Setup of run 1:
==> flow/design.v (excerpt) <==
module alu_top (
    input             clk,
    input      [31:0] A,
    input      [31:0] B,
    input      [3:0]  ALU_Sel,
    output reg [31:0] ALU_Out,
    output reg        Carryout,
    output reg        Overflow
);
Size: roughly 4,300 cells after synthesis, roughly 100 I/O pins, ~0.038 mm2 of cells after synthesis.
make LEC_CHECK=0 CAP_MARGIN=20 CORE_MARGIN=2 CORE_UTILIZATION=72 CTS_CLUSTER_SIZE=40 HOLD_SLACK_MARGIN=0.3 PLACE_DENSITY=0.65 SLEW_MARGIN=20 finish   # period 6.23 ns
run.sh (not shown) runs the stock make flow with config.mk's settings and CLKGATE_MAP_FILE=.
Run 1 finished every stage; the final checks, however, were not passed, the failures being negative setup slack.
> inputs changed (run 1 -> run 2)
# run 1
export LEC_CHECK = 0
export CAP_MARGIN = 20
export CORE_MARGIN = 2
export CORE_UTILIZATION = 72
export CTS_CLUSTER_SIZE = 40
export HOLD_SLACK_MARGIN = 0.3
export PLACE_DENSITY = 0.65
export SLEW_MARGIN = 20
create_clock -name core_clock -period 6.23 [get_ports {clk}]
# run 2
export LEC_CHECK = 0
export CAP_MARGIN = 20
export CORE_MARGIN = 2
export CORE_UTILIZATION = 40
export SLEW_MARGIN = 20
create_clock -name core_clock -period 8.62 [get_ports {clk}]
Run 2 went all the way through synthesis, placement and routing and the layout is clean on timing, DRC and antenna. Run 2 ended up with more standard cells than run 1. Going from run 1 to run 2, core utilization shrinks by 44 points. Run 2 ends up with higher row count than run 1 does.
Changes in run 3 relative to run 2:
# run 2
export LEC_CHECK = 0
export CAP_MARGIN = 20
export CORE_MARGIN = 2
export CORE_UTILIZATION = 40
export SLEW_MARGIN = 20
create_clock -name core_clock -period 8.62 [get_ports {clk}]
# run 3
export LEC_CHECK = 0
export CAP_MARGIN = 20
export CORE_MARGIN = 2
export CORE_UTILIZATION = 66
export HOLD_SLACK_MARGIN = -0.09
export SETUP_SLACK_MARGIN = -0.63
export SLEW_MARGIN = 20
create_clock -name core_clock -period 8.48 [get_ports {clk}]
Findings:
Run 3 did not stop at any stage, and its layout met the timing, design-rule and antenna checks. Diff run 2..run 3 | clock-buffer cell count | unchanged.
For run 4, these inputs were changed with respect to run 3:
# run 3
export LEC_CHECK = 0
export CAP_MARGIN = 20
export CORE_MARGIN = 2
export CORE_UTILIZATION = 66
export HOLD_SLACK_MARGIN = -0.09
export SETUP_SLACK_MARGIN = -0.63
export SLEW_MARGIN = 20
create_clock -name core_clock -period 8.48 [get_ports {clk}]
# run 4
export LEC_CHECK = 0
export CAP_MARGIN = 20
export CORE_MARGIN = 2
export CORE_UTILIZATION = 40
export SETUP_SLACK_MARGIN = 1.26
export SLEW_MARGIN = 20
create_clock -name core_clock -period 8.62 [get_ports {clk}]
Findings:
- Re number of buffers inserted to repair setup after CTS: run 3 was lower than run 4.
- Reported for run 3 and run 4, mean area per synthesized cell turned out identical to the last digit.
- Against run 3 as the reference, run 4 delivers a lower post-layout minimum cycle time.
- Between run 3 and run 4, the post-route core utilization is higher for run 3.
The inputs of run 5 differ from those of run 4 as listed below.
# run 4
export LEC_CHECK = 0
export CAP_MARGIN = 20
export CORE_MARGIN = 2
export CORE_UTILIZATION = 40
export SETUP_SLACK_MARGIN = 1.26
export SLEW_MARGIN = 20
create_clock -name core_clock -period 8.62 [get_ports {clk}]
# run 5
export LEC_CHECK = 0
export CAP_MARGIN = 20
export CORE_MARGIN = 2
export CORE_UTILIZATION = 72
export CTS_CLUSTER_SIZE = 53
export HOLD_SLACK_MARGIN = -0.1
export PLACE_DENSITY = 0.64
export SLEW_MARGIN = 20
create_clock -name core_clock -period 6.23 [get_ports {clk}]
==> comparison <==
Setup slack on the worst flop-to-flop path was higher in the run labelled run 4. Diff run 4 -> run 5: worst hold slack went up 66 ps, depth of the critical timing path with buffers and inverters included went down 7.4%, count of vias placed by the detailed router went up 3,446, post-route cell area went up 3.4%. Every run in run 4 and run 5 closed cleanly, with the single exception of run 5. Run 5: complete, dirty (negative setup slack).
The inputs of run 6 differ from those of run 5 as listed below.
# run 5
export LEC_CHECK = 0
export CAP_MARGIN = 20
export CORE_MARGIN = 2
export CORE_UTILIZATION = 72
export CTS_CLUSTER_SIZE = 53
export HOLD_SLACK_MARGIN = -0.1
export PLACE_DENSITY = 0.64
export SLEW_MARGIN = 20
create_clock -name core_clock -period 6.23 [get_ports {clk}]
# run 6
export LEC_CHECK = 0
export CAP_MARGIN = 20
export CORE_MARGIN = 2
export CORE_UTILIZATION = 72
export CTS_CLUSTER_SIZE = 50
export PLACE_DENSITY = 0.64
export SETUP_SLACK_MARGIN = 1.96
export SLEW_MARGIN = 20
create_clock -name core_clock -period 6.73 [get_ports {clk}]
Notes after the runs:
Although it ran to completion, run 6 produced a layout that fails the final checks because of negative setup slack. Compared with run 5, in run 6 post-route worst hold slack lower, average vias per placed instance roughly the same, number of cells in the design after placement lower, minimum setup slack after placement higher.

========
try-quartz:
alu_top again, from the RTL that the note above started with.
Settings: LEC_CHECK=0, CAP_MARGIN=40, CORE_ASPECT_RATIO=0.72, CORE_MARGIN=2, CORE_UTILIZATION=36, CTS_CLUSTER_DIAMETER=90, GPL_ROUTABILITY_DRIVEN=0, GPL_TIMING_DRIVEN=1, HOLD_SLACK_MARGIN=0.0, MIN_ROUTING_LAYER=met2, PLACE_DENSITY=0.38, SETUP_SLACK_MARGIN=-0.16, SLEW_MARGIN=20, TNS_END_PERCENT=55; clock period 8.71 ns.
try-quartz completed end to end; final checks failed (setup timing).
The following lists how try-amber was set up differently from try-quartz:
- GPL_ROUTABILITY_DRIVEN no longer set, was 0
- HOLD_SLACK_MARGIN no longer set, was 0.0
- ABC_AREA now 1, previously not set
- CORE_ASPECT_RATIO no longer set, was 0.72
- CORE_UTILIZATION now 72, was 36
- CTS_CLUSTER_DIAMETER now 308, was 90
- CTS_CLUSTER_SIZE now 100, previously not set
- CAP_MARGIN now 20, was 40
- MIN_ROUTING_LAYER no longer set, was met2
- TNS_END_PERCENT now 5, was 55
- GPL_TIMING_DRIVEN no longer set, was 1
- SETUP_SLACK_MARGIN no longer set, was -0.16
- the clock period (ns, I/O delays scaled along) now 4.79, was 8.71
Notes after the runs:
try-amber ends up with a fraction of the mapped netlist area in simple logic gates that is 3.1 points higher than in try-quartz. What try-quartz reported for standard-cell row count has to be multiplied by 0.861 to get the figure for try-amber. The die used by try-amber is smaller than the one used by try-quartz. try-amber got as far as global routing (5_1_grt), where a tool error ended the run. [diff] synthesized area, try-amber relative to try-quartz: regression. | number of distinct library cells after synthesis | higher: try-quartz |. Of try-quartz and try-amber, the higher cell count after placement belongs to try-amber.
The following lists how try-tundra was set up differently from try-amber:
- removing CTS_CLUSTER_DIAMETER (formerly 308)
- changing PLACE_DENSITY from 0.38 to 0.64
- removing ABC_AREA (formerly 1)
- removing CTS_CLUSTER_SIZE (formerly 100)
- removing TNS_END_PERCENT (formerly 5)
- changing the clock period (ns, I/O delays scaled along) from 4.79 to 6.73
try-tundra finished all stages; layout check result: FAIL, due to setup timing.
Of try-tundra and try-amber, it is try-tundra that has the higher share of the yosys chip area belonging to registers.
Going from try-amber to try-tundra, area fraction in mux cells grows by 0.29 points.
try-tundra does better than try-amber on synthesized area.
Tally of unique sky130hd cells used after synthesis ended up about 80% higher on try-tundra than on try-amber.
Comparing try-amber and try-tundra, number of buffers inserted to repair setup after CTS is lower on try-tundra.
Die size: try-tundra is under try-amber
Relative to try-amber, the pre-placement core utilization of try-tundra is lower by 0.21 points.

========
## build 23
The RTL this note starts from:
==> flow/design.v <==
module ALU (A, B, ALU_Sel, ALU_Out, Carryout, Overflow);
parameter ADD  = 0;
parameter SUB  = 1;
parameter MUL_HIGH = 2;
parameter MUL_LOW = 3;
input [31:0] A;
input [31:0] B;
input [3:0] ALU_Sel;
output [31:0] ALU_Out;
output Carryout;
output Overflow;
reg[31:0] ALU_32Result;
reg[63:0] ALU_64Result;
always @(*)
begin
    ALU_32Result = 32'h00000000;
    ALU_64Result = 64'h0000000000000000;
    case(ALU_Sel)
        ADD:        ALU_32Result = A + B;
        SUB:        ALU_32Result = A - B;
        MUL_HIGH:	ALU_64Result = A * B;
        MUL_LOW:	ALU_64Result = A * B;
        default:
        begin
            ALU_32Result = 32'h00000000;
            ALU_64Result = 64'h0000000000000000;
        end
    endcase
end
assign ALU_Out = (ALU_Sel == MUL_LOW)? ALU_64Result[31:0]: (ALU_Sel == MUL_HIGH)? ALU_64Result[63:32]:ALU_32Result[31:0];
assign Carryout = 1'b0;
assign Overflow = 1'b0;
endmodule
module alu_top (
    input             clk,
    input      [31:0] A,
    input      [31:0] B,
    input      [3:0]  ALU_Sel,
    output reg [31:0] ALU_Out,
    output reg        Carryout,
    output reg        Overflow
);
reg [31:0] a_q, b_q;
reg [3:0]  sel_q;
wire [31:0] out_d;
wire        carry_d, ovf_d;
ALU u_alu (
    .A(a_q), .B(b_q), .ALU_Sel(sel_q),
    .ALU_Out(out_d), .Carryout(carry_d), .Overflow(ovf_d)
);
always @(posedge clk) begin
    a_q      <= A;
    b_q      <= B;
    sel_q    <= ALU_Sel;
    ALU_Out  <= out_d;
    Carryout <= carry_d;
    Overflow <= ovf_d;
end
endmodule
==> flow/config.mk <==
export PLATFORM = sky130hd
export DESIGN_NAME = alu_top
export DESIGN_NICKNAME = alu_top
export VERILOG_FILES = /design/flow/design.v
export SDC_FILE = /design/flow/constraint.sdc
export NUM_CORES = 4
export LEC_CHECK = 0
export CAP_MARGIN = 15
export CORE_ASPECT_RATIO = 1.03
export CORE_MARGIN = 10
export CORE_UTILIZATION = 41
export CTS_CLUSTER_DIAMETER = 330
export CTS_CLUSTER_SIZE = 100
export GPL_ROUTABILITY_DRIVEN = 0
export MIN_ROUTING_LAYER = met1
export PLACE_DENSITY = 0.6
export SETUP_SLACK_MARGIN = -0.97
export SLEW_MARGIN = 20
export TNS_END_PERCENT = 15
==> flow/constraint.sdc <==
create_clock -name core_clock -period 10.2 [get_ports {clk}]
set_input_delay 2.0400 -clock core_clock [delete_from_list [all_inputs] [get_ports {clk}]]
set_output_delay 2.0400 -clock core_clock [all_outputs]
set_load 0.01 [all_outputs]
Edits applied to the flow inputs when going from build 23 to build 66:
# build 23
export LEC_CHECK = 0
export CAP_MARGIN = 15
export CORE_ASPECT_RATIO = 1.03
export CORE_MARGIN = 10
export CORE_UTILIZATION = 41
export CTS_CLUSTER_DIAMETER = 330
export CTS_CLUSTER_SIZE = 100
export GPL_ROUTABILITY_DRIVEN = 0
export MIN_ROUTING_LAYER = met1
export PLACE_DENSITY = 0.6
export SETUP_SLACK_MARGIN = -0.97
export SLEW_MARGIN = 20
export TNS_END_PERCENT = 15
create_clock -name core_clock -period 10.2 [get_ports {clk}]
# build 66
export LEC_CHECK = 0
export CAP_MARGIN = 20
export CORE_MARGIN = 2
export CORE_UTILIZATION = 68
export CTS_CLUSTER_SIZE = 100
export SLEW_MARGIN = 20
create_clock -name core_clock -period 6.12 [get_ports {clk}]
Findings:
The sole clean run among build 23 and build 66 is build 23. Final checks on build 66, whose flow otherwise completed, came back failing, citing setup timing. Net total in the final layout in build 66 is 9.3% above build 23. Taking build 23 as the reference, in build 66 layout overhead on the synthesized area now sits higher. Max fraction of area in multi-input gates across build 23 and build 66: build 23. Final wirelength for build 66: 13% up relative to build 23.
The following lists how build 72 was set up differently from build 66:
# build 66
export LEC_CHECK = 0
export CAP_MARGIN = 20
export CORE_MARGIN = 2
export CORE_UTILIZATION = 68
export CTS_CLUSTER_SIZE = 100
export SLEW_MARGIN = 20
create_clock -name core_clock -period 6.12 [get_ports {clk}]
# build 72
export LEC_CHECK = 0
export CAP_MARGIN = 20
export CORE_MARGIN = 2
export CORE_UTILIZATION = 40
export CTS_CLUSTER_SIZE = 24
export SLEW_MARGIN = 20
export TNS_END_PERCENT = 10
create_clock -name core_clock -period 9.0 [get_ports {clk}]
--- outcome ---
Build 72 ended up with a lower instance count on the critical path than build 66 did. Build 72 was carried through to the last stage, and its layout satisfied the timing, design-rule and antenna checks. In the flow results for build 66 and build 72, the worst hold slack is larger on build 66. Compared with build 66, in build 72 wire length on met3 now smaller; met1 usage in global routing lower.
Edits applied to the flow inputs when going from build 72 to build 82:
# build 72
export LEC_CHECK = 0
export CAP_MARGIN = 20
export CORE_MARGIN = 2
export CORE_UTILIZATION = 40
export CTS_CLUSTER_SIZE = 24
export SLEW_MARGIN = 20
export TNS_END_PERCENT = 10
create_clock -name core_clock -period 9.0 [get_ports {clk}]
# build 82
export LEC_CHECK = 0
export CAP_MARGIN = 20
export CORE_ASPECT_RATIO = 1.06
export CORE_MARGIN = 2
export CORE_UTILIZATION = 58
export CTS_CLUSTER_DIAMETER = 284
export CTS_CLUSTER_SIZE = 98
export HOLD_SLACK_MARGIN = 0.26
export PLACE_DENSITY = 0.38
export SLEW_MARGIN = 20
export TNS_END_PERCENT = 40
create_clock -name core_clock -period 9.0 [get_ports {clk}]
## What came out
[build 82] utilization rose 19 points relative to build 72. Looking at global-route wire length before repair across both flows, build 82 is the stronger of the two, with build 72 trailing. After synthesis and placement, the instance count of build 82 is below that of build 72. Final cell area: build 82 below build 72. Synthesized flop and latch total: build 72 vs build 82 identical. Changes observed in build 82 relative to build 72: final critical-path share of the clock period now larger, area overhead of the layout relative to synthesis fell 1.0 points, setup slack -0.068 ns, die extent in x shows a reduction of 19%.
> inputs changed (build 82 -> build 70)
# build 82
export LEC_CHECK = 0
export CAP_MARGIN = 20
export CORE_ASPECT_RATIO = 1.06
export CORE_MARGIN = 2
export CORE_UTILIZATION = 58
export CTS_CLUSTER_DIAMETER = 284
export CTS_CLUSTER_SIZE = 98
export HOLD_SLACK_MARGIN = 0.26
export PLACE_DENSITY = 0.38
export SLEW_MARGIN = 20
export TNS_END_PERCENT = 40
create_clock -name core_clock -period 9.0 [get_ports {clk}]
# build 70
export LEC_CHECK = 0
export CAP_MARGIN = 20
export CORE_ASPECT_RATIO = 1.06
export CORE_MARGIN = 2
export CORE_UTILIZATION = 40
export CTS_CLUSTER_DIAMETER = 284
export CTS_CLUSTER_SIZE = 18
export HOLD_SLACK_MARGIN = 0.26
export SLEW_MARGIN = 20
export TNS_END_PERCENT = 40
create_clock -name core_clock -period 9.0 [get_ports {clk}]
Results
Build 70 vs. build 82: placeable core region went up by 29000 um^2.
Taking build 82 as the reference, in build 70 register share of the cell area did not really move; number of vias in the routed layout did not really move; final critical-path share of the clock period went up; cell resize tally after clock tree synthesis did not really move.
Higher core utilization goes to build 82 over build 70.
diff inputs: build 70 => build 95
# build 70
export LEC_CHECK = 0
export CAP_MARGIN = 20
export CORE_ASPECT_RATIO = 1.06
export CORE_MARGIN = 2
export CORE_UTILIZATION = 40
export CTS_CLUSTER_DIAMETER = 284
export CTS_CLUSTER_SIZE = 18
export HOLD_SLACK_MARGIN = 0.26
export SLEW_MARGIN = 20
export TNS_END_PERCENT = 40
create_clock -name core_clock -period 9.0 [get_ports {clk}]
# build 95
export LEC_CHECK = 0
export CAP_MARGIN = 20
export CORE_ASPECT_RATIO = 1.06
export CORE_MARGIN = 8
export CORE_UTILIZATION = 69
export CTS_CLUSTER_DIAMETER = 284
export CTS_CLUSTER_SIZE = 18
export HOLD_SLACK_MARGIN = 0.26
export PLACE_DENSITY = 0.35
export SLEW_MARGIN = 20
export TNS_END_PERCENT = 40
create_clock -name core_clock -period 9.0 [get_ports {clk}]
==> comparison <==
Build 95 reached the end of the flow, and the finished layout is clean on the timing, design-rule and antenna checks.
Build 95 vs. build 70: met2 track demand over resource in global routing went up by 20 points, worst setup slack went up 0.092 ns, horizontal extent of the die went down about 20%, core area now sits lower, global-route usage moved up.
